==> config.mk <==
export PLATFORM = sky130hd
export DESIGN_NAME = cache
export DESIGN_NICKNAME = cache
export VERILOG_FILES = /design/flow/design.v
export SDC_FILE = /design/flow/constraint.sdc
export NUM_CORES = 4
export LEC_CHECK = 0
export CAP_MARGIN = 20
export CORE_MARGIN = 2
export CORE_UTILIZATION = 72
export CTS_CLUSTER_SIZE = 37
export PLACE_DENSITY = 0.64
export SLEW_MARGIN = 20
==> constraint.sdc <==
create_clock -name core_clock -period 4.21 [get_ports {clk}]
set_input_delay 0.8420 -clock core_clock [delete_from_list [all_inputs] [get_ports {clk}]]
set_output_delay 0.8420 -clock core_clock [all_outputs]
set_load 0.01 [all_outputs]
==> design.v <==
module mux2 #(parameter width = 16)
(
input sel,
input [width-1:0] a, b,
output logic [width-1:0] f
);
always_comb
begin
if (sel == 0)
f = a;
else
f = b;
end
endmodule
module mux4 #(parameter width = 16)
(
input [1:0] sel,
input [width-1:0] a, b, c, d,
output logic [width-1:0] f
);
always_comb
begin
if (sel == 2'b00)
f = a;
else if (sel == 2'b01)
f = b;
else if (sel == 2'b10)
f = c;
else
f = d;
end
endmodule
module register #(parameter width = 16)
(
    input clk,
    input load,
    input [width-1:0] in,
    output logic [width-1:0] out
);
logic [width-1:0] data;
always_ff @(posedge clk)
begin
    if (load)
    begin
        data <= in;
    end
end
always_comb
begin
    out = data;
end
endmodule
module array #(parameter width = 128, parameter has_reset = 0)
(
    input clk,
    input rst,
    input write,
    input logic [2:0] index,
    input [width-1:0] datain,
    output logic [width-1:0] dataout
);
logic [width-1:0] data [7:0];
always_ff @(posedge clk)
begin
    if (has_reset && rst)
    begin
        for (int i = 0; i < 8; i++)
        begin
            data[i] <= '0;
        end
    end
    else if (write == 1)
    begin
        data[index] <= datain;
    end
end
assign dataout = data[index];
endmodule
module cpudatainmux
(
	input [15:0] cpu_sel,
	input logic [127:0] dat_o_cpu,
	input logic [127:0] dat_i_cpu,
	output logic [127:0] cpudatainmux_out
);
mux2 #(.width (8)) cpudatainmux0
(
	.sel(cpu_sel[0]),
	.a(dat_o_cpu[7:0]), 
	.b(dat_i_cpu[7:0]),
	.f(cpudatainmux_out[7:0])
);
mux2 #(.width (8)) cpudatainmux1
(
	.sel(cpu_sel[1]),
	.a(dat_o_cpu[15:8]), 
	.b(dat_i_cpu[15:8]),
	.f(cpudatainmux_out[15:8])
);
mux2 #(.width (8)) cpudatainmux2
(
	.sel(cpu_sel[2]),
	.a(dat_o_cpu[23:16]), 
	.b(dat_i_cpu[23:16]),
	.f(cpudatainmux_out[23:16])
);
mux2 #(.width (8)) cpudatainmux3
(
	.sel(cpu_sel[3]),
	.a(dat_o_cpu[31:24]), 
	.b(dat_i_cpu[31:24]),
	.f(cpudatainmux_out[31:24])
);
mux2 #(.width (8)) cpudatainmux4
(
	.sel(cpu_sel[4]),
	.a(dat_o_cpu[39:32]), 
	.b(dat_i_cpu[39:32]),
	.f(cpudatainmux_out[39:32])
);
mux2 #(.width (8)) cpudatainmux5
(
	.sel(cpu_sel[5]),
	.a(dat_o_cpu[47:40]), 
	.b(dat_i_cpu[47:40]),
	.f(cpudatainmux_out[47:40])
);
mux2 #(.width (8)) cpudatainmux6
(
	.sel(cpu_sel[6]),
	.a(dat_o_cpu[55:48]), 
	.b(dat_i_cpu[55:48]),
	.f(cpudatainmux_out[55:48])
);
mux2 #(.width (8)) cpudatainmux7
(
	.sel(cpu_sel[7]),
	.a(dat_o_cpu[63:56]), 
	.b(dat_i_cpu[63:56]),
	.f(cpudatainmux_out[63:56])
);
mux2 #(.width (8)) cpudatainmux8
(
	.sel(cpu_sel[8]),
	.a(dat_o_cpu[71:64]), 
	.b(dat_i_cpu[71:64]),
	.f(cpudatainmux_out[71:64])
);
mux2 #(.width (8)) cpudatainmux9
(
	.sel(cpu_sel[9]),
	.a(dat_o_cpu[79:72]), 
	.b(dat_i_cpu[79:72]),
	.f(cpudatainmux_out[79:72])
);
mux2 #(.width (8)) cpudatainmux10
(
	.sel(cpu_sel[10]),
	.a(dat_o_cpu[87:80]), 
	.b(dat_i_cpu[87:80]),
	.f(cpudatainmux_out[87:80])
);
mux2 #(.width (8)) cpudatainmux11
(
	.sel(cpu_sel[11]),
	.a(dat_o_cpu[95:88]), 
	.b(dat_i_cpu[95:88]),
	.f(cpudatainmux_out[95:88])
);
mux2 #(.width (8)) cpudatainmux12
(
	.sel(cpu_sel[12]),
	.a(dat_o_cpu[103:96]), 
	.b(dat_i_cpu[103:96]),
	.f(cpudatainmux_out[103:96])
);
mux2 #(.width (8)) cpudatainmux13
(
	.sel(cpu_sel[13]),
	.a(dat_o_cpu[111:104]), 
	.b(dat_i_cpu[111:104]),
	.f(cpudatainmux_out[111:104])
);
mux2 #(.width (8)) cpudatainmux14
(
	.sel(cpu_sel[14]),
	.a(dat_o_cpu[119:112]), 
	.b(dat_i_cpu[119:112]),
	.f(cpudatainmux_out[119:112])
);
mux2 #(.width (8)) cpudatainmux15
(
	.sel(cpu_sel[15]),
	.a(dat_o_cpu[127:120]), 
	.b(dat_i_cpu[127:120]),
	.f(cpudatainmux_out[127:120])
);
endmodule
module cache_datapath
(
    input clk,
    input rst,
    input logic [15:0] adr_i_cpu_in,
	 input way0_write,
	 input v0_write,
	 input v0_in,
	 input dirty0_write,
	 input dirty0_in,
	 input way1_write,
	 input v1_write,
	 input v1_in,
	 input dirty1_write,
	 input dirty1_in,
	 input lru_write,
	 input lru_in,
	 output logic lru_out,
	 input datainmux_sel,
	 input memaddrmux_sel,
	 output logic dirty,
	 output logic hit,
	 output logic hit0,
	 output logic [127:0] dat_o_cpu,
	 input [15:0] cpu_sel,
	 input logic [127:0] dat_i_cpu_in,
	 output logic [127:0] dat_o_mem,
	 output logic [15:0] adr_o_mem,
	 input logic [127:0] dat_i_mem,
	 input load_mar,
	 input load_mdr,
	 input reginmux_sel,
	 input addrregmux_sel
);
logic [127:0] datainmux_out;
logic [127:0] data0_out;
logic [8:0] tag0_out;
logic valid0_out;
logic dirty0_out;
logic comp0_out;
logic [127:0] data1_out;
logic [8:0] tag1_out;
logic [8:0] tagmux_out;
logic valid1_out;
logic dirty1_out;
logic comp1_out;
logic hit1;
logic [15:0] write_back_addr;
logic [127:0] cpudatainmux_out;
logic [15:0] memaddrmux_out;
logic [127:0] memdatamux_out;
logic [15:0] adr_i_cpu;
logic [127:0] dat_i_cpu;
logic [15:0] mar_in;
logic [15:0] mar_out;
assign hit0 = (adr_i_cpu_in[15:7] == tag0_out) & valid0_out;
assign hit1 = (adr_i_cpu_in[15:7] == tag1_out) & valid1_out;
assign hit = hit0 | hit1;
assign write_back_addr = {tagmux_out,adr_i_cpu_in[6:4],4'b0000};
assign adr_o_mem = mar_out;
array #(.width(128)) data0
(
    .clk(clk),
    .rst(rst),
    .write(way0_write),
    .index(adr_i_cpu[6:4]),
    .datain(datainmux_out),
    .dataout(data0_out)
);
array #(.width(9)) tag0
(
    .clk(clk),
    .rst(rst),
    .write(way0_write),
    .index(adr_i_cpu[6:4]),
    .datain(adr_i_cpu[15:7]),
    .dataout(tag0_out)
);
array #(.width(1), .has_reset(1)) valid0
(
    .clk(clk),
    .rst(rst),
    .write(v0_write),
    .index(adr_i_cpu[6:4]),
    .datain(v0_in),
    .dataout(valid0_out)
);
array #(.width(1), .has_reset(1)) dirty0
(
    .clk(clk),
    .rst(rst),
    .write(dirty0_write),
    .index(adr_i_cpu[6:4]),
    .datain(dirty0_in),
    .dataout(dirty0_out)
);
array #(.width(128)) data1
(
    .clk(clk),
    .rst(rst),
    .write(way1_write),
    .index(adr_i_cpu[6:4]),
    .datain(datainmux_out),
    .dataout(data1_out)
);
array #(.width(9)) tag1
(
    .clk(clk),
    .rst(rst),
    .write(way1_write),
    .index(adr_i_cpu[6:4]),
    .datain(adr_i_cpu[15:7]),
    .dataout(tag1_out)
);
array #(.width(1), .has_reset(1)) valid1
(
    .clk(clk),
    .rst(rst),
    .write(v1_write),
    .index(adr_i_cpu[6:4]),
    .datain(v1_in),
    .dataout(valid1_out)
);
array #(.width(1), .has_reset(1)) dirty1
(
    .clk(clk),
    .rst(rst),
    .write(dirty1_write),
    .index(adr_i_cpu[6:4]),
    .datain(dirty1_in),
    .dataout(dirty1_out)
);
array #(.width(1), .has_reset(1)) lru
(
    .clk(clk),
    .rst(rst),
    .write(lru_write),
    .index(adr_i_cpu[6:4]),
    .datain(lru_in),
    .dataout(lru_out)
);
mux2 #(.width (128)) cpudatamux
(
	.sel(hit0),
	.a(data1_out), 
	.b(data0_out),
	.f(dat_o_cpu)
);
mux2 #(.width (128)) memdatamux
(
	.sel(lru_out),
	.a(data0_out), 
	.b(data1_out),
	.f(dat_o_mem)
);
mux2 #(.width (9)) tagmux
(
	.sel(lru_out),
	.a(tag0_out), 
	.b(tag1_out),
	.f(tagmux_out)
);
mux2 #(.width (1)) dirtymux
(
	.sel(lru_out),
	.a(dirty0_out), 
	.b(dirty1_out),
	.f(dirty)
);
mux2 #(.width (128)) datainmux
(
	.sel(datainmux_sel),
	.a(dat_i_mem), 
	.b(cpudatainmux_out),
	.f(datainmux_out)
);
cpudatainmux cpudatainmux1
(
	.cpu_sel,
	.dat_o_cpu,
	.dat_i_cpu,
	.cpudatainmux_out
);
assign dat_i_cpu = dat_i_cpu_in;
register #(.width(16)) mar
(
    .clk(clk),
    .load(load_mar),
    .in(mar_in),
    .out(mar_out)
);
mux2 #(.width (16)) addrregmux
(
	.sel(addrregmux_sel),
	.a(adr_i_cpu_in), 
	.b(mar_out),
	.f(adr_i_cpu)
);
mux2 #(.width (16)) reginmux
(
	.sel(reginmux_sel),
	.a(adr_i_cpu_in), 
	.b(write_back_addr),
	.f(mar_in)
);
endmodule
module cache_control
(
	 input clk,
	 input rst,
	 output logic way0_write,
	 output logic v0_write,
	 output logic v0_in,
	 output logic dirty0_write,
	 output logic dirty0_in,
	 output logic way1_write,
	 output logic v1_write,
	 output logic v1_in,
	 output logic dirty1_write,
	 output logic dirty1_in,
	 output logic lru_write,
	 output logic lru_in,
	 input lru_out,
	 output logic datainmux_sel,
	 output logic memaddrmux_sel,
	 input dirty,
	 input hit,
	 input hit0,
	 input mem_ack,
	 input mem_rty,
	 output logic mem_cyc,
	 output logic mem_stb,
	 output logic mem_we,
	 input cpu_cyc,
	 input cpu_stb,
	 input cpu_we,
	 output logic cpu_ack,
	 output logic load_mdr,
	 output logic reginmux_sel,
	 output logic addrregmux_sel,
	 output logic load_mar
);
localparam [1:0] hit_idle   = 2'd0,
                 allocate   = 2'd1,
                 write_back = 2'd2,
                 strobe     = 2'd3;
logic [1:0] state, next_states;
always_comb
begin : state_actions
	 way0_write = 1'b0;
	 v0_write = 1'b0;
	 v0_in = 1'b0;
	 dirty0_write= 1'b0;
	 dirty0_in= 1'b0;
	 way1_write = 1'b0;
	 v1_write= 1'b0;
	 v1_in= 1'b0;
	 dirty1_write= 1'b0;
	 dirty1_in= 1'b0;
	 lru_write= 1'b0;
	 lru_in = 1'b0;
	 datainmux_sel= 1'b0;
	 memaddrmux_sel= 1'b0;
	 mem_cyc = 1'b0;
	 mem_stb = 1'b0;
	 mem_we = 1'b0;
	 cpu_ack = 1'b0;
	load_mdr = (cpu_cyc & cpu_stb);
	addrregmux_sel = 1'b0;
	 case(state)
		hit_idle: begin
			if (cpu_cyc & cpu_stb  & hit ) begin
				if (hit0) begin
					lru_in = 1;
					lru_write = 1;
				end
				else begin
					lru_in = 0;
					lru_write = 1;
				end
				if (cpu_we) begin
					datainmux_sel = 1;
					if(hit0) begin
						way0_write = 1;
						v0_write = 1;
						v0_in = 1;
						dirty0_write= 1;
						dirty0_in= 1;
					end
					else begin
						way1_write = 1;
						v1_write = 1;
						v1_in = 1;
						dirty1_write= 1;
						dirty1_in= 1;
					end
				end
				cpu_ack = 1'b1;
			end
		end
		allocate: begin
			mem_cyc = 1;
			mem_stb = 1;
			mem_we = 0;
			addrregmux_sel = 1;
			if(lru_out == 0) begin
				way0_write = 1;
				v0_write = 1;
				v0_in = 1;
				dirty0_write= 1;
				dirty0_in= 0;
			end
			else begin
				way1_write = 1;
				v1_write = 1;
				v1_in = 1;
				dirty1_write= 1;
				dirty1_in= 0;
			end
		end
		write_back: begin
		addrregmux_sel = 1;
			memaddrmux_sel = 1;
			mem_we = 1;
			mem_cyc = 1;
			mem_stb = 1;
		end
		strobe: begin
			mem_cyc = 0;
			mem_stb = 0;
		end
		default:  ;
	endcase
end
always_comb
begin : next_state_logic
	  next_states = state;
	  reginmux_sel = 0;
	  load_mar = 0;
	  case(state)
		hit_idle:	
			if(cpu_cyc & cpu_stb) begin
					if(hit == 1) next_states = hit_idle;
						else begin 
							load_mar = 1;
							if(dirty == 0) 
							begin
								next_states = allocate;
							end
							else 
							begin
								next_states = write_back;
								reginmux_sel = 1;
							end
						end
			end
		allocate: if (mem_ack == 0) next_states = allocate;
						else next_states = hit_idle;
		write_back: if (mem_ack == 0) next_states = write_back;
						else next_states = strobe;
		strobe: begin
			load_mar = 1;
			next_states = allocate;
		end
	endcase
end
always_ff @(posedge clk)
begin: next_state_assignment
	 if (rst)
		state <= hit_idle;
	 else
		state <= next_states;
end
endmodule
module cache
(
    input clk,
    input rst,
    input  [11:0]  cpu_adr,
    input  [127:0] cpu_dat_m,
    input  [15:0]  cpu_sel,
    input          cpu_cyc,
    input          cpu_stb,
    input          cpu_we,
    output [127:0] cpu_dat_s,
    output         cpu_ack,
    output         cpu_rty,
    output [11:0]  mem_adr,
    output [127:0] mem_dat_m,
    output [15:0]  mem_sel,
    output         mem_cyc,
    output         mem_stb,
    output         mem_we,
    input  [127:0] mem_dat_s,
    input          mem_ack,
    input          mem_rty
);
logic way0_write;
logic v0_write;
logic v0_in;
logic dirty0_write;
logic dirty0_in;
logic way1_write;
logic v1_write;
logic v1_in;
logic dirty1_write;
logic dirty1_in;
logic lru_write;
logic lru_in;
logic lru_out;
logic datainmux_sel;
logic memaddrmux_sel;
logic dirty;
logic hit;
logic hit0;
logic load_mar;
logic load_mdr;
logic [15:0] adr_i_cpu;
logic [15:0] adr_o_mem;
logic reginmux_sel;
logic addrregmux_sel;
assign cpu_rty = cpu_stb & cpu_cyc & (!cpu_ack);
assign adr_i_cpu = {cpu_adr,4'b0000};
assign mem_sel = 16'b1111111111111111;
assign mem_adr = adr_o_mem[15:4];
cache_control cache_controller
(
	 .clk(clk),
	 .rst(rst),
	 .way0_write,
	 .v0_write,
	 .v0_in,
	 .dirty0_write,
	 .dirty0_in,
	 .way1_write,
	 .v1_write,
	 .v1_in,
	 .dirty1_write,
	 .dirty1_in,
	 .lru_write,
	 .lru_in,
	 .lru_out,
	 .datainmux_sel,
	 .memaddrmux_sel,
	 .dirty,
	 .hit,
	 .hit0,
	 .mem_ack,
	 .mem_rty,
	 .mem_cyc,
	 .mem_stb,
	 .mem_we,
	 .cpu_cyc,
	 .cpu_stb,
	 .cpu_we,
	 .cpu_ack,
	 .load_mar,
	 .load_mdr,
	 .reginmux_sel,
	 .addrregmux_sel
);
cache_datapath cache_datapath1
(
    .clk(clk),
    .rst(rst),
    .adr_i_cpu_in(adr_i_cpu),
	 .way0_write,
	 .v0_write,
	 .v0_in,
	 .dirty0_write,
	 .dirty0_in,
	 .way1_write,
	 .v1_write,
	 .v1_in,
	 .dirty1_write,
	 .dirty1_in,
	 .lru_write,
	 .lru_in,
	 .lru_out,
	 .datainmux_sel,
	 .memaddrmux_sel,
	 .dirty,
	 .hit,
	 .hit0,
	 .dat_o_cpu(cpu_dat_s),
	 .cpu_sel,
	 .dat_i_cpu_in(cpu_dat_m),
	 .dat_o_mem(mem_dat_m),
	 .adr_o_mem,
	 .dat_i_mem(mem_dat_s),
	 .load_mar,
	 .load_mdr,
	 .reginmux_sel,
	 .addrregmux_sel
);
endmodule
==> run.sh <==
#!/bin/bash
# the make line also repeats each setting of config.mk as NAME=value (left out here)
make -C /OpenROAD-flow-scripts/flow DESIGN_CONFIG=/design/flow/config.mk WORK_HOME=/design/flow/orfs CLKGATE_MAP_FILE= finish
==> results of run 1 <==
through the flow:
stage / instances / hold slack (ps) / utilization
CTS: 11960 / 468.8 / 0.9371
detailed placement: 11400 / 455.1 / 0.8672
global placement: 11400 / 445.8 / 0.8672
floorplan: 8565 / 419.5 / -
repair_timing:
| item | CTS |
|---|---|
| setup buffers | 140 |
| pin swaps | 75 |
| resized | 877 |
| setup endpoints to repair | 3663 |
| cloned | 30 |
==> run summary, run 1 <==
CTS Buf Count: 211
Post-synth ARST share: 0
Synth top area cells: edfxtp_1 66%, nor2_1 8.7%, a22oi_1 3.3%
Top non-seq family: AND-OR/OR-AND gates
Height of the chip: 379.9 microns
Cells in synth_stat.txt: 8,550
Most frequent cells after synthesis: 2,360 x nor2_1, 2,228 x edfxtp_1, 501 x nand2_1
Synth Area in XOR/XNOR: 0.001365
Post-synthesis sequential area ratio: 0.6616
Netlist cell types: 76
Core area: 139,900 sq um
Post-synth regs: 2,248
Avg Cell Area, Syn: 11.90 sq um
Post-Syn Instances: 8,550
DP Worst Slack: -1256 ps
Adder share: 0
Post-synth top area share: 0.6577
Clock buffer depth: 3
Mux area share: 0.02322
PortBufs: 562
Top cell type by instance count after synthesis: nor2_1
HPWL after DPL: 255,200 microns
H-tree depth: 4
FP Core Util: 0.7273
Cell taking the most area after synthesis: edfxtp_1
Mapped cell area: 101,700 sq um
Hold buffers post-CTS: 0
Row Count: 137
IO Count: 580
Status: stopped before the end
Die width: 379.9 microns
DP Area: 121,300 sq um
Root Buffer: clkbuf_16
Synth warn: 10
Yosys stat chip area: 101,700 sq um
CTS sink cnt: 2,248
Exit stage: global routing
Routability Congestion: 0.9651
Most used flip-flop cell: edfxtp_1
Area of the die: 144,300 sq um
Simple share: 0.1246
AND-OR/OR-AND Cells, Area Fraction: 0.1432
Count of library flops with an enable pin: 2,228
==> run 2: changes to the inputs <==
CORE_UTILIZATION = 57   (was 72)
CTS_CLUSTER_SIZE = not set   (was 37)
PLACE_DENSITY = 0.6   (was 0.64)
SETUP_SLACK_MARGIN = 0.2   (was not set)
clock period = 4.0 ns   (was 4.21 ns; I/O delays follow)
==> run 2 against run 1 <==
The layout now fails its checks (negative setup slack). Die area is 26% higher. Synthesized area stayed put. Synthesized cell count did not move.
==> run summary, run 2 <==
Most used flip-flop cell: edfxtp_1
Cell taking the most area after synthesis: edfxtp_1
CP delay by family, top: simple AND/OR/NAND/NOR gates
Hold buffers post-CTS: 0
PortBufs: 562
CTS tree: built
Count of library flops with an enable pin: 2,228
Synth Area in XOR/XNOR: 0.001365
Initial DRC count: 13,080
Synth warn: 10
Nets: 10,200
Netlist cell types: 76
Top non-seq family: AND-OR/OR-AND gates
Finished Layout Cells: 12,460
# Max-Cap Violations: 0
Seq. pwr: 25,600 uW
Most frequent cells after synthesis: 2,360 x nor2_1, 2,228 x edfxtp_1, 501 x nand2_1
Maximum VDD drop: 0.4729 mV
Die width: 426.5 microns
Power per standard cell area: 396.5 nW/um^2
First-pass DRT Iterations: 9
Largest net degree at the start of global routing: 87
Worst relative slew slack: 0.2685
Reg2reg end: cache_datapath1.data1.data[4][45]
Hold Crit Depth: 1
GR Util All Layers: 0.4418
Clk. pwr: 20,300 uW
Clock Power Share: 0.388
CP Class: reg2out
Diodes inserted: 0
Total tool warning count: 33
Switching power: 13,000 uW
IO Count: 580
Slew @ Worst Pin: 1091 ps
Layout Check Fails: negative setup slack
GR Overflow Total: 0
Post-synth ARST share: 0
Area of the die: 181,900 sq um
Setup Skew: 27.19 ps
Vias in the first global route: 81,020
Row Count: 155
Via count: 84,450
Root Buffer: clkbuf_16
Clock buffer depth: 3
Slowest cell delay on critical path: 570 ps
CTS Buf Count: 221
Status: complete, but fails checks
FF-to-FF path depth: 22
CP required: 3200 ps
Via/cell ratio: 6.780
Buffers & Inverters on Critical Path: 8
Worst setup startpoint: cache_controller.state[3]
Post-route DRC: 0
Crit path to: cpu_dat_s[30]
Final wirelength: 409,200 microns
Worst Hold Class: reg2reg
Yosys stat chip area: 101,700 sq um
Slew Limit Fails: 0
Int Power: 39,260 uW
Mapped cell area: 101,700 sq um
Flop-to-flop setup slack: -1080 ps
Top cell type by instance count after synthesis: nor2_1
Post-synthesis sequential area ratio: 0.6616
Reg clk slew, reported paths: 60 ps
Max Fclk: 190.8 MHz
Slowest stage cell, crit path: or4b_4
H-tree depth: 4
Tcrit/Tclk final: 1.310
WP depth: 17
Sequential Power Share: 0.490
Worst setup SP type: flop
Post-synth regs: 2,248
FP Core Util: 0.5720
HPWL after DPL: 256,300 microns
Synth top area cells: edfxtp_1 66%, nor2_1 8.7%, a22oi_1 3.3%
CP max FO: 7
Core area: 177,800 sq um
Hold path startpoint: cache_datapath1.valid1.data[7]
Setup violators final: 4,711
DR WL/cell: 32.86 microns
Fin crit period: 5240 ps
AND-OR/OR-AND Cells, Area Fraction: 0.1432
Area growth, synth to finish: 29.55%
Leakage power: 0.05183 uW
Fillers: 12,020
RSZ-0062 raised after global routing: yes
Top power group: sequential cells
Worst path cell trace: buf_6 -> or4b_4 -> o21a_4 -> o22ai_2 -> nor4_2 -> nor4_2 -> buf_4 -> buf_6 -> nand4_4 -> nor3_4 -> buf_12 -> buf_16 -> buf_16 -> buf_4 -> nor2_1 -> a21oi_1 -> buf_2
Initial antenna violation count: 4
Height of the chip: 426.5 microns
Worst reg2reg path startpoint: cache_controller.state[3]
Post-DRT Antenna Nets: 0
Avg Cell Area, Syn: 11.90 sq um
Comb power frac: 0.122
Post-Syn Instances: 8,550
Simple share: 0.1246
Global-route wire length before repair: 574,400 microns
Cells in synth_stat.txt: 8,550
DP Worst Slack: -1526 ps
Routability Congestion: 0.9217
Mux area share: 0.02322
Endpoint class of the critical path: output pin
Clk latency of the worst-skew pair: 880 ps
Final hold violations: 0
Placed Cells: 11,880
Post-synth top area share: 0.6577
Final worst slack: -1240 ps
Adder share: 0
Sw Ratio: 0.2487
P_comb: 6390 uW
CTS sink cnt: 2,248
Worst Hold End: cache_datapath1.valid1.data[7]
Worst Path Arrival: 4440 ps
==> run 2: metrics by stage <==
step           power (uW)    util  TNS (ps)  hold WS [ps]  cell area [sq um]
6_report            52260  0.7411  -3298610         469.3             131800
4_1_cts             51800  0.7356  -2459870         468.8             130800
5_1_grt             53140  0.7411  -3575860         480.7             131800
2_1_floorplan       28420       -  -3130620         419.5             102000
3_3_place_gp        31680  0.6862  -4307760         444.4             122000
3_5_place_dp        31710  0.6862  -4449690         455.1             122000
==> run 2: cell type report <==
type	instances	area, sq um	share of cell area
Timing Repair Buffer	2006	22670	0.1720
Tap cell	2355	2947	0.02236
Inverter	166	690.7	0.005241
Clock inverter	128	1025	0.007775
Sequential cell	2248	67310	0.5107
Multi-Input combinational cell	5267	31270	0.2373
Clock buffer	285	5874	0.04457
==> run 2: timing repair <==
action	4_1_cts	5_1_grt
gates resized	537	360
setup endpoints to repair	4705	4730
pin swaps	32	35
buffers inserted	92	52
cloned	11	6
==> run 2: metal layers <==
| metal | up-vias | GRT usage | part of all wire |
|---|---|---|---|
| li1 | 34450 | - | - |
| met1 | 41740 | 0.5804 | 0.35 |
| met2 | 7014 | 0.6793 | 0.45 |
| met3 | 1251 | 0.1071 | 0.14 |
| met4 | 6 | 0.2435 | 0.063 |
| met5 | - | 0 | 0.000090 |
==> run 3: changes to the inputs <==
CORE_UTILIZATION = 72   (was 57)
CTS_CLUSTER_DIAMETER = 27   (was not set)
PLACE_DENSITY = not set   (was 0.6)
PLACE_DENSITY_LB_ADDON = 0.26   (was not set)
SETUP_SLACK_MARGIN = 1.21   (was 0.2)
clock period = 4.38 ns   (was 4.0 ns; I/O delays follow)
==> run 3 against run 2 <==
Die area fell by 21%. The flow now stops in clock tree synthesis. Synthesized cell count unchanged. Synthesized area is the same.
==> run summary, run 3 <==
Netlist cell types: 76
Post-synth regs: 2,248
Simple share: 0.1246
Height of the chip: 379.9 microns
Core area: 139,900 sq um
FP Core Util: 0.7273
Synth warn: 10
Post-synthesis sequential area ratio: 0.6616
Cells in synth_stat.txt: 8,550
Yosys stat chip area: 101,700 sq um
Avg Cell Area, Syn: 11.90 sq um
Count of library flops with an enable pin: 2,228
IO Count: 580
Area of the die: 144,300 sq um
Most frequent cells after synthesis: 2,360 x nor2_1, 2,228 x edfxtp_1, 501 x nand2_1
Mapped cell area: 101,700 sq um
Top cell type by instance count after synthesis: nor2_1
Exit stage: clock tree synthesis
Post-synth top area share: 0.6577
Post-synth ARST share: 0
Synth top area cells: edfxtp_1 66%, nor2_1 8.7%, a22oi_1 3.3%
Placed Cells: 11,340
HPWL after DPL: 256,200 microns
Synth Area in XOR/XNOR: 0.001365
Post-Syn Instances: 8,550
Die width: 379.9 microns
Cell taking the most area after synthesis: edfxtp_1
Routability Congestion: 0.9630
Most used flip-flop cell: edfxtp_1
Adder share: 0
Row Count: 137
First Err: [ERROR DPL-0033] detailed placement checks failed during check placement.
Top non-seq family: AND-OR/OR-AND gates
AND-OR/OR-AND Cells, Area Fraction: 0.1432
Status: stopped before the end
Mux area share: 0.02322
PortBufs: 562
-- run 3: per-stage QoR --
step / util / power [uW] / worst slack [ps] / instance area, sq um
after floorplan: - / 25950 / -1208 / 102000
after global placement: 0.8618 / 28620 / -1032 / 120500
after detailed placement: 0.8618 / 28740 / -1125 / 120500
==> run 4: changes to the inputs <==
CORE_UTILIZATION = 66   (was 72)
CTS_CLUSTER_DIAMETER = not set   (was 27)
CTS_CLUSTER_SIZE = 47   (was not set)
PLACE_DENSITY = 0.6   (was not set)
PLACE_DENSITY_LB_ADDON = not set   (was 0.26)
SETUP_SLACK_MARGIN = 0.2   (was 1.21)
clock period = 4.0 ns   (was 4.38 ns; I/O delays follow)
==> run 4 against run 3 <==
Now fails the layout checks on negative setup slack. Synthesized area did not move. Synthesized cell count is the same. Die area rose by 9.0%.
==> run summary, run 4 <==
H-tree depth: 4
CTS sink cnt: 2,248
P_comb: 6700 uW
GR Util All Layers: 0.5098
Sequential Power Share: 0.490
Die width: 396.6 microns
Core area: 153,500 sq um
Initial antenna violation count: 9
Count of library flops with an enable pin: 2,228
CP max FO: 85
Yosys stat chip area: 101,700 sq um
FP Core Util: 0.6627
Seq. pwr: 25,600 uW
Synth Area in XOR/XNOR: 0.001365
Tot Pwr: 52,310 uW
Hold Crit Depth: 2
Synth warn: 10
Most used flip-flop cell: edfxtp_1
Post-synth ARST share: 0
HPWL after DPL: 244,400 microns
Top power group: sequential cells
Routability Congestion: 0.9318
Sw Ratio: 0.2517
Endpoint class of the critical path: output pin
Post-route DRC: 0
CTS Buf Count: 216
Synth top area cells: edfxtp_1 66%, nor2_1 8.7%, a22oi_1 3.3%
Reg clk slew, reported paths: 60 ps
First-pass DRT Iterations: 14
Post-synthesis sequential area ratio: 0.6616
Height of the chip: 396.6 microns
Status: complete, but fails checks
CP required: 3200 ps
Row Count: 144
Netlist cell types: 76
Worst Hold Class: reg2reg
Mapped cell area: 101,700 sq um
AND-OR/OR-AND Cells, Area Fraction: 0.1432
Setup violators final: 4,703
Slowest cell delay on critical path: 510 ps
Global-route wire length before repair: 578,300 microns
PortBufs: 562
Slowest stage cell, crit path: clkdlybuf4s50_1
Comb power frac: 0.128
Avg Cell Area, Syn: 11.90 sq um
Largest net degree at the start of global routing: 105
Maximum VDD drop: 0.3952 mV
Final hold violations: 0
Worst setup SP type: input port
Via count: 88,550
Adder share: 0
CTS tree: built
Hold path startpoint: cache_datapath1.valid1.data[3]
WP depth: 12
Max Fclk: 189.3 MHz
Most frequent cells after synthesis: 2,360 x nor2_1, 2,228 x edfxtp_1, 501 x nand2_1
Top non-seq family: AND-OR/OR-AND gates
DR WL/cell: 34.27 microns
Slew Limit Fails: 0
Worst reg2reg path startpoint: cache_controller.state[0]
Clk latency of the worst-skew pair: 870 ps
Post-DRT Antenna Nets: 0
Switching power: 13,170 uW
Worst path cell trace: clkdlybuf4s50_1 -> buf_4 -> nand2b_1 -> o21a_4 -> buf_12 -> buf_12 -> buf_16 -> a21oi_1 -> a221oi_1 -> and3_1 -> mux2i_1 -> clkdlybuf4s50_1
Cell taking the most area after synthesis: edfxtp_1
Worst relative slew slack: 0.2183
Worst Path Arrival: 4480 ps
Nets: 10,200
Worst Hold End: cache_datapath1.valid1.data[3]
Tcrit/Tclk final: 1.320
Root Buffer: clkbuf_16
Setup Skew: 38.69 ps
Leakage power: 0.05209 uW
Reg2reg end: cache_datapath1.data1.data[6][113]
Slew @ Worst Pin: 1169 ps
Vias in the first global route: 86,880
Simple share: 0.1246
RSZ-0062 raised after global routing: yes
Top cell type by instance count after synthesis: nor2_1
Total tool warning count: 37
Post-Route Setup TNS: -3,787,100 ps
Flop-to-flop setup slack: -1160 ps
CP delay by family, top: buffers and inverters
Int Power: 39,140 uW
FF-to-FF path depth: 22
Final wirelength: 415,700 microns
Crit path to: mem_dat_m[120]
Power per standard cell area: 395.1 nW/um^2
Clock Power Share: 0.382
GR Overflow Total: 0
Clock buffer depth: 3
IO Count: 580
Cells in synth_stat.txt: 8,550
Initial DRC count: 18,520
Fin crit period: 5282 ps
# Max-Cap Violations: 0
Layout Check Fails: negative setup slack
Via/cell ratio: 7.298
Area growth, synth to finish: 30.14%
Area of the die: 157,300 sq um
Mux area share: 0.02322
Worst setup startpoint: cpu_adr[1]
Post-synth top area share: 0.6577
Post-Syn Instances: 8,550
Post-synth regs: 2,248
Buffers & Inverters on Critical Path: 6
CP Class: in2out
Final worst slack: -1282 ps
Clk. pwr: 20,000 uW
[run 4: repair_timing]
item | 4_1_cts | 5_1_grt
hold buffers | 0 | 0
pin swaps | 64 | 53
cloned | 27 | 14
setup buffers | 144 | 56
endpoints found under the setup margin | 4712 | 4730
gates resized | 1022 | 276
hold endpoints to repair | 0 | 0
[run 4: cell type report]
class	count	area, sq um
Clock inverter	122	1086
Multi-Input combinational cell	5268	31980
Antenna cell	8	20.02
Timing Repair Buffer	2013	23110
Inverter	166	690.7
Clock buffer	263	5634
Tap cell	2044	2557
Sequential cell	2248	67310
Fill cell	7252	21120
[run 4: metal layers]
layer / track usage / vias up / routed length (microns)
met5: 0.0006158 / - / 274
met4: 0.3535 / 15 / 34900
met3: 0.1839 / 2353 / 78080
met2: 0.7441 / 10050 / 178100
met1: 0.6375 / 41680 / 124300
li1: - / 34450 / -
[run 4: per-stage QoR]
stage	util	cells	setup WS (ps)	area, sq um	hold WS (ps)
floorplan	-	8565	-1512	102000	419.5
global placement	0.7859	11500	-1440	120600	438.9
detailed placement	0.7859	11500	-1409	120600	440.8
CTS	0.8520	12050	-1140	130800	428.0
global route	0.8623	12130	-1296	132400	471.9
finish	0.8624	12130	-1282	132400	459.3
==> run 5: changes to the inputs <==
ABC_AREA = 1   (was not set)
CORE_UTILIZATION = 72   (was 66)
CTS_CLUSTER_DIAMETER = 31   (was not set)
CTS_CLUSTER_SIZE = 15   (was 47)
GPL_ROUTABILITY_DRIVEN = 0   (was not set)
PLACE_DENSITY = not set   (was 0.6)
PLACE_DENSITY_LB_ADDON = 0.14   (was not set)
SETUP_SLACK_MARGIN = 0.46   (was 0.2)
clock period = 1.91 ns   (was 4.0 ns; I/O delays follow)
==> run 5 against run 4 <==
The flow now stops in global routing. Die area fell by 6.2%. Synthesized area is 2.2% higher. Synthesized cell count is 12% higher.
==> run summary, run 5 <==
Status: stopped before the end
Exit stage: global routing
First Err: [ERROR GRT-0116] Global routing finished with congestion. Check the congestion regions in the DRC Viewer.
H-tree depth: 5
Post-synth ARST share: 0
Synth Area in XOR/XNOR: 0
Post-synthesis sequential area ratio: 0.6471
AND-OR/OR-AND Cells, Area Fraction: 0.1638
Simple share: 0.1316
Cells in synth_stat.txt: 9,543
Top non-seq family: AND-OR/OR-AND gates
Post-synth top area share: 0.6432
Synth top area cells: edfxtp_1 64%, a21oi_1 10%, nand2_1 6.3%
Mapped cell area: 104,000 sq um
Cell taking the most area after synthesis: edfxtp_1
Core area: 143,500 sq um
CTS sink cnt: 2,248
Avg Cell Area, Syn: 10.90 sq um
Adder share: 0
Most used flip-flop cell: edfxtp_1
Hold buffers post-CTS: 0
Most frequent cells after synthesis: 2,228 x edfxtp_1, 2,083 x a21oi_1, 1,755 x nand2_1
HPWL after DPL: 241,900 microns
Die width: 384.1 microns
Count of library flops with an enable pin: 2,228
Area of the die: 147,500 sq um
PortBufs: 562
Top cell type by instance count after synthesis: edfxtp_1
Synth warn: 10
GR Util All Layers: 0.8546
GR Overflow Total: 520
IO Count: 580
Netlist cell types: 39
Clock buffer depth: 4
Placed Cells: 12,220
Post-synth regs: 2,248
CTS Buf Count: 375
Height of the chip: 384.1 microns
Post-Syn Instances: 9,543
Row Count: 139
Root Buffer: clkbuf_16
Mux area share: 0
FP Core Util: 0.7249
Yosys stat chip area: 104,000 sq um
==> run 5: metrics by stage <==
stage	area [sq um]	total power, uW	hold slack, ps	setup WS, ps	utilization
4_1_cts	137800	145900	50.66	-2651	0.9606
3_5_place_dp	122100	74150	443.7	-2538	0.8513
2_1_floorplan	104200	63730	421.0	-2863	-
3_3_place_gp	122100	73620	439.7	-2590	0.8513
==> run 5: metal layers <==
metal | GRT usage | overflow
met5 | 0.4864 | 0
met2 | 0.9717 | 269
met1 | 0.8510 | 6
met4 | 0.8741 | 240
met3 | 0.7432 | 5
==> run 5: what timing repair did <==
item | in CTS
pin swaps | 40
buffers inserted | 96
resized | 532
gates cloned | 36
endpoints found under the setup margin | 4745
==> run 6: changes to the inputs <==
ABC_AREA = not set   (was 1)
CORE_MARGIN = 10   (was 2)
CORE_UTILIZATION = 48   (was 72)
CTS_CLUSTER_DIAMETER = not set   (was 31)
CTS_CLUSTER_SIZE = not set   (was 15)
GPL_ROUTABILITY_DRIVEN = not set   (was 0)
PLACE_DENSITY_LB_ADDON = not set   (was 0.14)
SETUP_SLACK_MARGIN = not set   (was 0.46)
clock period = 7.5 ns   (was 1.91 ns; I/O delays follow)
==> run 6 against run 5 <==
Now clean on timing, DRC and antenna. Synthesized cell count is 10% lower. Die area grew 56%. Synthesized area decreased by 2.2%.
==> run summary, run 6 <==
Status: finished clean
PortBufs: 562
Synth top area cells: edfxtp_1 66%, nor2_1 8.7%, a22oi_1 3.3%
Int Power: 20,430 uW
Routability Congestion: 0.8352
Vias in the first global route: 76,130
Reg clk slew, reported paths: 60 ps
H-tree depth: 4
Most frequent cells after synthesis: 2,360 x nor2_1, 2,228 x edfxtp_1, 501 x nand2_1
Top non-seq family: AND-OR/OR-AND gates
WP depth: 16
CTS tree: built
Initial DRC count: 10,800
Simple share: 0.1246
Power per standard cell area: 226.9 nW/um^2
Sequential Power Share: 0.505
Hold Crit Depth: 2
IO Count: 580
Slowest stage cell, crit path: clkdlybuf4s50_1
CP required: 6000 ps
Core area: 210,200 sq um
RSZ-0062 raised after global routing: no
Adder share: 0
Post-synth regs: 2,248
Post-Route Setup TNS: 0 ps
Clock buffer depth: 3
Final hold violations: 0
Height of the chip: 480.4 microns
Die width: 480.4 microns
CP Class: in2out
Cells in synth_stat.txt: 8,550
Root Buffer: clkbuf_16
Final wirelength: 384,400 microns
Row Count: 168
Worst Path Arrival: 5870 ps
Worst Hold End: cache_datapath1.valid1.data[3]
Via/cell ratio: 6.507
Sw Ratio: 0.2457
DP Area: 112,400 sq um
Mapped cell area: 101,700 sq um
Reg2reg end: cache_datapath1.data1.data[4][57]
Area growth, synth to finish: 17.34%
Global-route wire length before repair: 546,800 microns
FP Core Util: 0.4840
Setup violators final: 0
Switching power: 6655 uW
WHS: 459.0 ps
HPWL after DPL: 216,400 microns
Count of library flops with an enable pin: 2,228
Nets: 9,227
Via count: 77,670
Initial antenna violation count: 9
Slew Limit Fails: 0
Post-synthesis sequential area ratio: 0.6616
Seq. pwr: 13,700 uW
Tot Pwr: 27,080 uW
Flop-to-flop setup slack: 1400 ps
Worst relative slew slack: 0.2324
First-pass DRT Iterations: 8
P_comb: 2610 uW
Top cell type by instance count after synthesis: nor2_1
Buffers & Inverters on Critical Path: 6
Post-layout util: 0.5679
Avg Cell Area, Syn: 11.90 sq um
Mux area share: 0.02322
Post-synth top area share: 0.6577
Endpoint class of the critical path: output pin
Synth warn: 10
Crit path to: cpu_rty
CTS sink cnt: 2,248
Clock Power Share: 0.399
Maximum VDD drop: 0.2530 mV
GR Overflow Total: 0
Worst reg2reg path startpoint: cache_controller.state[3]
Post-Syn Instances: 8,550
Worst path cell trace: clkdlybuf4s50_1 -> o211a_1 -> nor2_4 -> buf_4 -> a211oi_1 -> a2111o_1 -> xor2_2 -> o211a_4 -> nand3_4 -> buf_12 -> buf_4 -> o21ai_4 -> nand2_1 -> inv_1 -> nor2_1 -> clkdlybuf4s50_1
Setup Skew: 39.77 ps
Worst setup startpoint: cpu_adr[2]
Max Fclk: 135.6 MHz
Slowest cell delay on critical path: 550 ps
Cell taking the most area after synthesis: edfxtp_1
Yosys stat chip area: 101,700 sq um
FF-to-FF path depth: 16
AND-OR/OR-AND Cells, Area Fraction: 0.1432
Leakage power: 0.04494 uW
Total tool warning count: 52
Hold buffers post-CTS: 0
Most used flip-flop cell: edfxtp_1
Hold path startpoint: cache_datapath1.valid1.data[3]
Tcrit/Tclk final: 0.9830
Clk. pwr: 10,800 uW
DR WL/cell: 32.20 microns
Fin crit period: 7372 ps
CP delay by family, top: buffers and inverters
Top power group: sequential cells
Worst setup SP type: input port
Post-DRT Antenna Nets: 0
Worst Hold Class: reg2reg
Post-synth ARST share: 0
# Max-Cap Violations: 0
Slew @ Worst Pin: 1151 ps
Netlist cell types: 76
Area of the die: 230,800 sq um
GR Util All Layers: 0.3214
Synth Area in XOR/XNOR: 0.001365
CP max FO: 25
Comb power frac: 0.096
Post-route DRC: 0
Design Area, Final: 119,400 sq um
Largest net degree at the start of global routing: 138
Clk latency of the worst-skew pair: 890 ps
CTS Buf Count: 229
## run 6: repair_timing
action / CTS / global route
endpoints found under the setup margin: 0 / 21
setup buffers: 0 / 5
gates resized: 0 / 2
## run 6: area by class of cell
class	count	area [sq um]
clock inverter	110	744.5
antenna	5	12.51
inverter	166	743.2
multi-input combinational	5267	30200
timing repair buffer	1024	10670
sequential	2248	67300
fill	17270	90830
clock buffer	312	6188
tap	2805	3510
## run 6: per-stage QoR
step	setup WS, ps	std cells
after floorplan	146.2	8565
after global placement	123.5	11500
after detailed placement	100.1	11500
after CTS	70.15	11930
after global routing	21.56	11930
final	127.7	11940
## run 6: routing by layer
metal / up-vias / share of wire / global-route usage
met5: - / 0.000070 / 0
met4: 4 / 0.037 / 0.1154
met3: 715 / 0.13 / 0.07788
met2: 5295 / 0.46 / 0.5138
met1: 39230 / 0.37 / 0.4277
li1: 32430 / - / -
==> run 7: changes to the inputs <==
CORE_MARGIN = 2   (was 10)
CORE_UTILIZATION = 67   (was 48)
CTS_CLUSTER_DIAMETER = 380   (was not set)
PLACE_DENSITY = 0.6   (was not set)
SETUP_SLACK_MARGIN = -0.31   (was not set)
clock period = 4.0 ns   (was 7.5 ns; I/O delays follow)
==> run 7 against run 6 <==
Register-to-register slack got worse by 2400 ps. Via count up 14%. Critical endpoint is now cpu_dat_s[96]. Total power increased by 93%. Synthesized cell count did not move. Critical path depth unchanged. Combinational power up 150%. First-iteration DRC count up 68%. Clock power is 87% higher. Hold slack better by 16 ps. Global-route usage up 19 points. Wire length rose by 8.2%. Largest power group unchanged. Now fails the layout checks on negative setup slack.
==> run summary, run 7 <==
Slew @ Worst Pin: 1039 ps
Busiest metal layer after global routing: met2
Worst path cell trace: buf_4 -> o21ai_4 -> buf_12 -> and2_4 -> buf_12 -> buf_12 -> nor2_4 -> buf_12 -> buf_16 -> buf_4 -> clkbuf_16 -> a222oi_1 -> o221ai_1 -> nor4_1 -> nor2_1 -> clkdlybuf4s15_2
Post-DRT Antenna Nets: 0
CP required: 3200 ps
CP delay by family, top: buffers and inverters
Design Area, Final: 130,600 sq um
Logic area: 31,130 sq um
FP Core Util: 0.6768
Slowest cell delay on critical path: 450 ps
DR WL/cell: 34.49 microns
GR Util met3: 0.1769
PortBufs: 562
Status: complete, but fails checks
Reg2reg end: cache_datapath1.data1.data[3][30]
Global-route wire length before repair: 574,200 microns
Fillers: 6,983
Comb power frac: 0.125
Top power group: sequential cells
Synth Area in XOR/XNOR: 0.001365
Core area: 150,300 sq um
Post-synthesis sequential area ratio: 0.6616
Clock Power Share: 0.386
Synth top area cells: edfxtp_1 66%, nor2_1 8.7%, a22oi_1 3.3%
RSZ-0062 raised after global routing: yes
Most repeated library cell on the critical path: buf_12
Yosys stat chip area: 101,700 sq um
Largest net degree at the start of global routing: 95
CTS tree: built
Flop-to-flop setup slack: -1010 ps
Most used flip-flop cell: edfxtp_1
Storage element area: 67,310 sq um
CTS sink cnt: 2,248
Cells in synth_stat.txt: 8,550
Root Buffer: clkbuf_16
Avg Cell Area, Syn: 11.90 sq um
# Max-Cap Violations: 0
Worst reg2reg path startpoint: cache_controller.state[0]
Switching power: 13,190 uW
Top non-seq family: AND-OR/OR-AND gates
Sw Ratio: 0.2521
Area growth, synth to finish: 28.36%
HPWL after DPL: 247,300 microns
Mapped cell area: 101,700 sq um
Synth warn: 10
Netlist cell types: 76
Hold path startpoint: cache_datapath1.valid1.data[6]
Nets: 10,140
DP Worst Slack: -1479 ps
Power per standard cell area: 400.6 nW/um^2
Hold buffers post-CTS: 0
Fin crit period: 5401 ps
Clk latency of the worst-skew pair: 880 ps
Final worst slack: -1401 ps
Routability Congestion: 0.9345
CTS Buf Count: 215
Worst setup SP type: flop
Worst Hold Class: reg2reg
Final hold violations: 0
Slowest stage cell, crit path: o221ai_1
Simple share: 0.1246
Slew Limit Fails: 0
Cell taking the most area after synthesis: edfxtp_1
Sequential Power Share: 0.490
Layout Check Fails: negative setup slack
Count of library flops with an enable pin: 2,228
Post-synth ARST share: 0
Post-synth regs: 2,248
Adder share: 0
GR Util All Layers: 0.5088
Max Fclk: 185.2 MHz
FF-to-FF path depth: 19
Post-route DRC: 0
Clock buffer depth: 3
Placed Cells: 11,500
Finished Layout Cells: 12,060
Worst Path Arrival: 4600 ps
Crit path to: cpu_dat_s[96]
Worst setup startpoint: cache_controller.state[0]
Hold Crit Depth: 1
Total tool warning count: 33
Die width: 393.7 microns
Post-synth top area share: 0.6577
Buffers & Inverters on Critical Path: 9
Tot Pwr: 52,320 uW
Via/cell ratio: 7.354
Worst relative slew slack: 0.3049
Endpoint class of the critical path: output pin
Leakage power: 0.05159 uW
Tcrit/Tclk final: 1.350
Height of the chip: 393.7 microns
Vias in the first global route: 87,090
AND-OR/OR-AND Cells, Area Fraction: 0.1432
Top cell type by instance count after synthesis: nor2_1
Setup Skew: 37.93 ps
Post-Syn Instances: 8,550
Reg clk slew, reported paths: 60 ps
Area of the die: 155,000 sq um
Post-layout util: 0.8688
Seq. pwr: 25,600 uW
Initial antenna violation count: 12
DP Area: 120,900 sq um
IO Count: 580
Setup violators final: 4,668
H-tree depth: 4
Worst Hold End: cache_datapath1.valid1.data[6]
Final wirelength: 416,000 microns
First-pass DRT Iterations: 13
Maximum VDD drop: 0.4049 mV
Int Power: 39,130 uW
GR Overflow Total: 0
Row Count: 142
Most frequent cells after synthesis: 2,360 x nor2_1, 2,228 x edfxtp_1, 501 x nand2_1
Mux area share: 0.02322
Met2 Resource Use GR: 0.7549
WP depth: 16
Clk. pwr: 20,200 uW
P_comb: 6520 uW
Via count: 88,710
Initial DRC count: 18,110
CP max FO: 14
CP Class: reg2out
Met1 usage: 0.6214
-- run 7: area by class of cell --
| cell class | instances | area share |
|---|---|---|
| Sequential cell | 2248 | 0.5155 |
| Clock buffer | 265 | 0.04343 |
| Tap cell | 2016 | 0.01932 |
| Timing Repair Buffer | 1951 | 0.1692 |
| Antenna cell | 21 | 0.0004024 |
| Multi-Input combinational cell | 5269 | 0.2384 |
| Inverter | 166 | 0.005251 |
| Clock inverter | 126 | 0.008547 |
-- run 7: what timing repair did --
| item | 4_1_cts | 5_1_grt |
|---|---|---|
| setup endpoints to repair | 4704 | 3572 |
| gates cloned | 14 | 17 |
| resized | 501 | 365 |
| setup buffers | 53 | 70 |
| pin swaps | 31 | 31 |
-- run 7: layer usage --
metal	vias to the layer above	wire length [microns]
li1	34320	-
met1	41620	121100
met2	10100	177400
met3	2664	78210
met4	8	39180
met5	-	48
-- run 7: stage by stage --
stage	hold WS [ps]	TNS [ps]
6_report	474.9	-2783760
5_1_grt	488.0	-2908270
2_1_floorplan	419.5	-3130620
3_3_place_gp	437.9	-4948550
4_1_cts	453.9	-1740130
3_5_place_dp	443.8	-5189700
==> run 8: changes to the inputs <==
ABC_AREA = 0   (was not set)
CORE_UTILIZATION = 72   (was 67)
CTS_CLUSTER_DIAMETER = 31   (was 380)
CTS_CLUSTER_SIZE = 15   (was not set)
GPL_ROUTABILITY_DRIVEN = 0   (was not set)
PLACE_DENSITY = not set   (was 0.6)
PLACE_DENSITY_LB_ADDON = 0.14   (was not set)
SETUP_SLACK_MARGIN = 0.55   (was -0.31)
TNS_END_PERCENT = 70   (was not set)
clock period = 1.91 ns   (was 4.0 ns; I/O delays follow)
==> run 8 against run 7 <==
Synthesized area unchanged. The flow now stops in global routing. Die area down 6.9%. Synthesized cell count stayed put.
==> run summary, run 8 <==
CTS Buf Count: 373
Post-synth top area share: 0.6577
GR Util All Layers: 0.9100
Post-synth regs: 2,248
Most used flip-flop cell: edfxtp_1
Avg Cell Area, Syn: 11.90 sq um
Synth top area cells: edfxtp_1 66%, nor2_1 8.7%, a22oi_1 3.3%
Yosys stat chip area: 101,700 sq um
Clock buffer depth: 4
Cells in synth_stat.txt: 8,550
FP Core Util: 0.7273
Core area: 139,900 sq um
Row Count: 137
Status: stopped before the end
AND-OR/OR-AND Cells, Area Fraction: 0.1432
DP Worst Slack: -2871 ps
Synth Area in XOR/XNOR: 0.001365
Top cell type by instance count after synthesis: nor2_1
PortBufs: 562
Hold buffers post-CTS: 0
Die width: 379.9 microns
Cell taking the most area after synthesis: edfxtp_1
Count of library flops with an enable pin: 2,228
Top non-seq family: AND-OR/OR-AND gates
Height of the chip: 379.9 microns
Simple share: 0.1246
Adder share: 0
H-tree depth: 5
Post-Syn Instances: 8,550
Mapped cell area: 101,700 sq um
Area of the die: 144,300 sq um
First Err: [ERROR GRT-0116] Global routing finished with congestion. Check the congestion regions in the DRC Viewer.
Netlist cell types: 76
HPWL after DPL: 255,000 microns
Mux area share: 0.02322
Post-synthesis sequential area ratio: 0.6616
Placed Cells: 11,320
Synth warn: 10
Root Buffer: clkbuf_16
Exit stage: global routing
CTS sink cnt: 2,248
Post-synth ARST share: 0
Most frequent cells after synthesis: 2,360 x nor2_1, 2,228 x edfxtp_1, 501 x nand2_1
IO Count: 580
GR Overflow Total: 784
==> run 8: per-stage QoR <==
stage | util | cell area, sq um | hold slack, ps
after floorplan | - | 102000 | 419.5
after global placement | 0.8571 | 119900 | 435.9
after detailed placement | 0.8571 | 119900 | 450.0
after CTS | 0.9633 | 134700 | 136.5
==> run 8: metal layers <==
layer	global-route usage	GRT overflow
met5	0.5575	5
met4	0.9464	351
met3	0.8381	49
met2	0.9932	359
met1	0.9013	20
==> run 8: what timing repair did <==
| item | 4_1_cts |
|---|---|
| setup endpoints to repair | 4745 |
| buffers inserted | 88 |
| gates cloned | 17 |
| gates resized | 772 |
| pin swaps | 81 |
==> run 9: changes to the inputs <==
ABC_AREA = not set   (was 0)
CORE_UTILIZATION = 67   (was 72)
CTS_CLUSTER_DIAMETER = not set   (was 31)
CTS_CLUSTER_SIZE = not set   (was 15)
GPL_ROUTABILITY_DRIVEN = not set   (was 0)
PLACE_DENSITY = 0.6   (was not set)
PLACE_DENSITY_LB_ADDON = not set   (was 0.14)
SETUP_SLACK_MARGIN = 0.2   (was 0.55)
TNS_END_PERCENT = not set   (was 70)
clock period = 7.2 ns   (was 1.91 ns; I/O delays follow)
==> run 9 against run 8 <==
Now clean on timing, DRC and antenna. Die area up 7.4%. Synthesized cell count unchanged. Synthesized area unchanged.
==> run summary, run 9 <==
Status: finished clean
Worst relative slew slack: 0.1513
Synth warn: 10
DP Area: 111,300 sq um
Setup violators final: 0
Height of the chip: 393.7 microns
H-tree depth: 4
Top power group: sequential cells
Slew Limit Fails: 0
Area of the die: 155,000 sq um
GR Overflow Total: 0
Worst Path Arrival: 5590 ps
Clk latency of the worst-skew pair: 860 ps
Sw Ratio: 0.2466
Reg2reg end: cache_datapath1.data1.data[3][93]
Post-route DRC: 0
Row Count: 142
Total tool warning count: 68
Cell taking the most area after synthesis: edfxtp_1
Max Fclk: 142.2 MHz
Clk. pwr: 10,700 uW
Post-layout util: 0.7869
Avg Cell Area, Syn: 11.90 sq um
Largest net degree at the start of global routing: 140
Worst setup SP type: input port
Area growth, synth to finish: 16.27%
Maximum VDD drop: 0.2003 mV
Slew @ Worst Pin: 1273 ps
Adder share: 0
Crit path to: cpu_dat_s[48]
Top non-seq family: AND-OR/OR-AND gates
Vias in the first global route: 78,610
Final wirelength: 369,000 microns
Endpoint class of the critical path: output pin
HPWL after DPL: 197,500 microns
FF-to-FF path depth: 16
DR WL/cell: 33.28 microns
Flop-to-flop setup slack: 1370 ps
Setup Skew: 39.04 ps
Synth top area cells: edfxtp_1 66%, nor2_1 8.7%, a22oi_1 3.3%
Worst reg2reg path startpoint: cache_controller.state[3]
Int Power: 20,810 uW
Initial DRC count: 15,500
CP required: 5760 ps
Worst Hold Class: reg2reg
Final worst slack: 167.7 ps
Post-Syn Instances: 8,550
Slowest stage cell, crit path: clkdlybuf4s50_1
Global-route wire length before repair: 526,900 microns
AND-OR/OR-AND Cells, Area Fraction: 0.1432
Post-synth top area share: 0.6577
Post-DRT Antenna Nets: 0
Clock buffer depth: 3
Hold path startpoint: cache_datapath1.valid1.data[3]
IO Count: 580
Post-synth ARST share: 0
CTS sink cnt: 2,248
Placed Cells: 10,680
Top cell type by instance count after synthesis: nor2_1
CP max FO: 19
Root Buffer: clkbuf_16
Synth Area in XOR/XNOR: 0.001365
Tcrit/Tclk final: 0.9767
Netlist cell types: 76
Buffers & Inverters on Critical Path: 4
Yosys stat chip area: 101,700 sq um
Nets: 9,189
Cells in synth_stat.txt: 8,550
CP delay by family, top: buffers and inverters
Via/cell ratio: 7.289
Most used flip-flop cell: edfxtp_1
Seq. pwr: 14,200 uW
Switching power: 6813 uW
Post-synth regs: 2,248
Mapped cell area: 101,700 sq um
Die width: 393.7 microns
# Max-Cap Violations: 0
Slowest cell delay on critical path: 630 ps
Final hold violations: 0
Finished Layout Cells: 11,090
Post-synthesis sequential area ratio: 0.6616
Hold Crit Depth: 2
Fin crit period: 7032 ps
Sequential Power Share: 0.515
FP Core Util: 0.6768
Design Area, Final: 118,300 sq um
Power per standard cell area: 233.6 nW/um^2
Simple share: 0.1246
CTS Buf Count: 217
GR Util All Layers: 0.4671
Initial antenna violation count: 6
Reg clk slew, reported paths: 60 ps
Post-Route Setup TNS: 0 ps
Most frequent cells after synthesis: 2,360 x nor2_1, 2,228 x edfxtp_1, 501 x nand2_1
Routability Congestion: 0.8647
P_comb: 2730 uW
Clock Power Share: 0.386
Comb power frac: 0.099
PortBufs: 562
DP Worst Slack: -258.8 ps
RSZ-0062 raised after global routing: no
Hold buffers post-CTS: 0
CP Class: in2out
Via count: 80,830
Count of library flops with an enable pin: 2,228
Leakage power: 0.04466 uW
Worst path cell trace: clkdlybuf4s50_1 -> nand2b_2 -> o21a_4 -> o22ai_1 -> o211a_1 -> nor4_2 -> buf_4 -> and4_4 -> buf_4 -> a31oi_1 -> nor2_1 -> clkdlybuf4s50_1
WP depth: 12
CTS tree: built
Core area: 150,300 sq um
Worst Hold End: cache_datapath1.valid1.data[3]
Mux area share: 0.02322
Worst setup startpoint: cpu_adr[1]
Fillers: 9,163
First-pass DRT Iterations: 12
## run 9: area by class of cell
cell class | instances | area [sq um] | share of cell area
multi-input cells | 5267 | 30520 | 0.2580
well taps | 2016 | 2522 | 0.02133
inverters | 166 | 711.9 | 0.006019
diodes | 5 | 12.51 | 0.0001058
clock inverters | 101 | 685.7 | 0.005797
repair buffers | 998 | 10730 | 0.09067
flip-flops and latches | 2248 | 67300 | 0.5690
clock buffers | 288 | 5801 | 0.04904
## run 9: layer usage
| layer | routed length (microns) | share of wire | up-vias | GRT usage |
|---|---|---|---|---|
| met4 | 24680 | 0.067 | 12 | 0.2669 |
| met1 | 117200 | 0.32 | 38720 | 0.6213 |
| met3 | 65930 | 0.18 | 1493 | 0.1323 |
| met5 | 187 | 0.00051 | - | 0 |
| met2 | 161000 | 0.44 | 8260 | 0.6960 |
| li1 | - | - | 32350 | - |
## run 9: through the flow
step                hold slack (ps)  total power (uW)
detailed placement            437.2             17070
CTS                           452.4             27380
global route                  466.8             28030
floorplan                     419.5             15770
finish                        453.7             27630
global placement              437.5             17040
## run 9: timing repair
action                     CTS  global route
buffers inserted             3             6
pin swaps                    1             1
resized                      3            12
gates cloned                 0             1
setup endpoints to repair   29            63
==> run 10: changes to the inputs <==
ABC_AREA = 1   (was not set)
CELL_PAD_IN_SITES_DETAIL_PLACEMENT = 2   (was not set)
CORE_ASPECT_RATIO = 0.73   (was not set)
CORE_MARGIN = 10   (was 2)
CORE_UTILIZATION = 48   (was 67)
CTS_CLUSTER_DIAMETER = 137   (was not set)
GPL_ROUTABILITY_DRIVEN = 1   (was not set)
GPL_TIMING_DRIVEN = 0   (was not set)
HOLD_SLACK_MARGIN = -0.08   (was not set)
MAX_ROUTING_LAYER = met4   (was not set)
PLACE_DENSITY = 0.9   (was 0.6)
SETUP_SLACK_MARGIN = 2.81   (was 0.2)
clock period = 10.2 ns   (was 7.2 ns; I/O delays follow)
==> run 10 against run 9 <==
The run now fails in detailed placement. Die area increased by 52%. Synthesized cell count up 12%. Synthesized area is 2.2% higher.
==> run summary, run 10 <==
Mux area share: 0
Yosys stat chip area: 104,000 sq um
Cell taking the most area after synthesis: edfxtp_1
AND-OR/OR-AND Cells, Area Fraction: 0.1638
Status: stopped before the end
Height of the chip: 417.7 microns
Post-synthesis sequential area ratio: 0.6471
Cells in synth_stat.txt: 9,543
Routability Congestion: 1.066
Synth warn: 10
Post-synth ARST share: 0
Most frequent cells after synthesis: 2,228 x edfxtp_1, 2,083 x a21oi_1, 1,755 x nand2_1
Avg Cell Area, Syn: 10.90 sq um
Post-Syn Instances: 9,543
Mapped cell area: 104,000 sq um
Count of library flops with an enable pin: 2,228
Synth Area in XOR/XNOR: 0
Area of the die: 235,900 sq um
Post-synth regs: 2,248
Core area: 214,800 sq um
Simple share: 0.1316
Top non-seq family: AND-OR/OR-AND gates
Netlist cell types: 39
Synth top area cells: edfxtp_1 64%, a21oi_1 10%, nand2_1 6.3%
IO Count: 580
FP Core Util: 0.4842
Post-synth top area share: 0.6432
Exit stage: detailed placement
Row Count: 145
Top cell type by instance count after synthesis: edfxtp_1
Die width: 564.8 microns
Adder share: 0
First Err: [ERROR DPL-0033] detailed placement checks failed during check placement.
PortBufs: 545
Most used flip-flop cell: edfxtp_1
-- run 10: stage by stage --
step / cells / hold slack, ps / setup TNS (ps) / total power [uW]
floorplan: 9558 / 420.9 / 0 / 11940
global placement: 12970 / 437.7 / -7256660 / 14030
==> run 11: changes to the inputs <==
ABC_AREA = not set   (was 1)
CELL_PAD_IN_SITES_DETAIL_PLACEMENT = 1   (was 2)
CORE_ASPECT_RATIO = 0.57   (was 0.73)
CORE_MARGIN = 2   (was 10)
CORE_UTILIZATION = 44   (was 48)
CTS_CLUSTER_DIAMETER = not set   (was 137)
CTS_CLUSTER_SIZE = 83   (was not set)
GPL_ROUTABILITY_DRIVEN = not set   (was 1)
GPL_TIMING_DRIVEN = 1   (was 0)
HOLD_SLACK_MARGIN = not set   (was -0.08)
MAX_ROUTING_LAYER = not set   (was met4)
MIN_ROUTING_LAYER = met1   (was not set)
PLACE_DENSITY = not set   (was 0.9)
PLACE_DENSITY_LB_ADDON = 0.01   (was not set)
SETUP_SLACK_MARGIN = 2.04   (was 2.81)
SLEW_MARGIN = 30   (was 20)
TNS_END_PERCENT = 35   (was not set)
clock period = 10.7 ns   (was 10.2 ns; I/O delays follow)
==> run 11 against run 10 <==
Synthesized area fell by 2.2%. Die area is 0.30% lower. Now clean on timing, DRC and antenna. Synthesized cell count shrank 10%.
==> run summary, run 11 <==
Slowest stage cell, crit path: clkdlybuf4s50_1
Storage element area: 67,300 sq um
Clock buffer depth: 4
Slowest cell delay on critical path: 590 ps
Count of library flops with an enable pin: 2,228
AND-OR/OR-AND Cells, Area Fraction: 0.1432
Most used flip-flop cell: edfxtp_1
PortBufs: 562
Worst setup SP type: input port
Hold Crit Depth: 2
Sw Ratio: 0.2545
Endpoint class of the critical path: output pin
Fin crit period: 8633 ps
Post-route DRC: 0
P_comb: 1960 uW
Cell taking the most area after synthesis: edfxtp_1
Comb power frac: 0.102
Tcrit/Tclk final: 0.8068
Yosys stat chip area: 101,700 sq um
CTS Buf Count: 212
Int Power: 14,270 uW
Reg clk slew, reported paths: 70 ps
Simple share: 0.1246
Worst relative slew slack: 0.2469
WP depth: 14
GR Overflow Total: 0
Worst Hold End: cache_datapath1.valid1.data[5]
H-tree depth: 4
Post-Syn Instances: 8,550
CTS tree: built
Clk latency of the worst-skew pair: 890 ps
GR Util All Layers: 0.3767
Setup Skew: 35.06 ps
Max Fclk: 115.8 MHz
Final wirelength: 454,300 microns
Top non-seq family: AND-OR/OR-AND gates
Switching power: 4873 uW
Worst Hold Class: reg2reg
Post-synth regs: 2,248
Worst reg2reg path startpoint: cache_controller.state[3]
FF-to-FF path depth: 16
Final worst slack: 2067 ps
HPWL after DPL: 251,900 microns
Design Area, Final: 119,200 sq um
Row Count: 133
Area of the die: 235,200 sq um
Power per standard cell area: 160.6 nW/um^2
Post-synthesis sequential area ratio: 0.6616
Vias in the first global route: 79,960
Post-synth top area share: 0.6577
Clk. pwr: 7610 uW
CP delay by family, top: buffers and inverters
Top cell type by instance count after synthesis: nor2_1
Die width: 640.9 microns
Via count: 81,210
CTS sink cnt: 2,248
CP required: 8560 ps
Seq. pwr: 9580 uW
Reg2reg end: cache_datapath1.data0.data[2][55]
Initial DRC count: 12,980
Cells in synth_stat.txt: 8,550
Slew Limit Fails: 0
Post-synth ARST share: 0
Logic area: 30,740 sq um
Worst Path Arrival: 6490 ps
CP Class: in2out
Root Buffer: clkbuf_16
Clock Power Share: 0.398
Top power group: sequential cells
Largest net degree at the start of global routing: 114
Maximum VDD drop: 0.1459 mV
Synth top area cells: edfxtp_1 66%, nor2_1 8.7%, a22oi_1 3.3%
Final hold violations: 0
IO Count: 580
Buffers & Inverters on Critical Path: 5
Synth Area in XOR/XNOR: 0.001365
Synth warn: 10
DP Worst Slack: 1114 ps
Most frequent cells after synthesis: 2,360 x nor2_1, 2,228 x edfxtp_1, 501 x nand2_1
First-pass DRT Iterations: 8
Crit path to: cpu_ack
Total tool warning count: 49
Core area: 230,100 sq um
RSZ-0062 raised after global routing: no
Fillers: 23,410
Sequential Power Share: 0.500
FP Core Util: 0.4420
DP Area: 111,900 sq um
Adder share: 0
DR WL/cell: 37.51 microns
Height of the chip: 367.0 microns
Netlist cell types: 76
Worst path cell trace: dlygate4sd2_1 -> o21ai_4 -> nand2_8 -> buf_4 -> buf_4 -> nand2_1 -> a32o_1 -> a211oi_2 -> xnor2_1 -> nand3_4 -> o21ai_4 -> nand2_1 -> inv_1 -> clkdlybuf4s50_1
Leakage power: 0.04449 uW
Worst setup startpoint: cpu_adr[0]
Post-DRT Antenna Nets: 0
Flop-to-flop setup slack: 3240 ps
CP max FO: 21
Nets: 9,132
Via/cell ratio: 6.706
# Max-Cap Violations: 0
Area growth, synth to finish: 17.18%
Setup violators final: 0
Mapped cell area: 101,700 sq um
Global-route wire length before repair: 626,300 microns
Slew @ Worst Pin: 1130 ps
Routability Congestion: 0.8326
Post-Route Setup TNS: 0 ps
Avg Cell Area, Syn: 11.90 sq um
Initial antenna violation count: 16
Hold path startpoint: cache_datapath1.valid1.data[5]
Status: finished clean
Mux area share: 0.02322
==> run 11: layout make-up <==
class	count	area share
Antenna cell	5	0.0001050
Clock buffer	268	0.04716
Clock inverter	105	0.008061
Inverter	166	0.006235
Multi-Input combinational cell	5271	0.2579
Sequential cell	2248	0.5646
Tap cell	3105	0.03259
Timing Repair Buffer	942	0.08334
==> run 11: per-layer routing <==
| layer | vias up | routed length (microns) | track usage |
|---|---|---|---|
| met1 | 42890 | 185900 | 0.5504 |
| met3 | 759 | 52970 | 0.07567 |
| li1 | 32230 | - | - |
| met5 | - | 11 | 0 |
| met4 | 2 | 15890 | 0.1205 |
| met2 | 5324 | 199500 | 0.5637 |
==> run 11: per-stage QoR <==
step | hold WS [ps] | std cells | total power (uW) | util
after floorplan | 419.5 | 8565 | 10620 | -
after global placement | 438.2 | 11680 | 11560 | 0.4841
after detailed placement | 448.7 | 11690 | 11590 | 0.4860
after CTS | 470.5 | 12100 | 19080 | 0.5171
after global routing | 496.7 | 12110 | 19500 | 0.5179
final | 472.2 | 12110 | 19150 | 0.5179
==> run 11: repair_timing <==
item | 4_1_cts | 5_1_grt
resized | 42 | 14
setup endpoints to repair | 251 | 120
cloned | 6 | 1
buffers inserted | 32 | 4
hold buffers | 0 | 0
pin swaps | 7 | 3
No activity file was given, so power comes from the tool's default toggle rates.
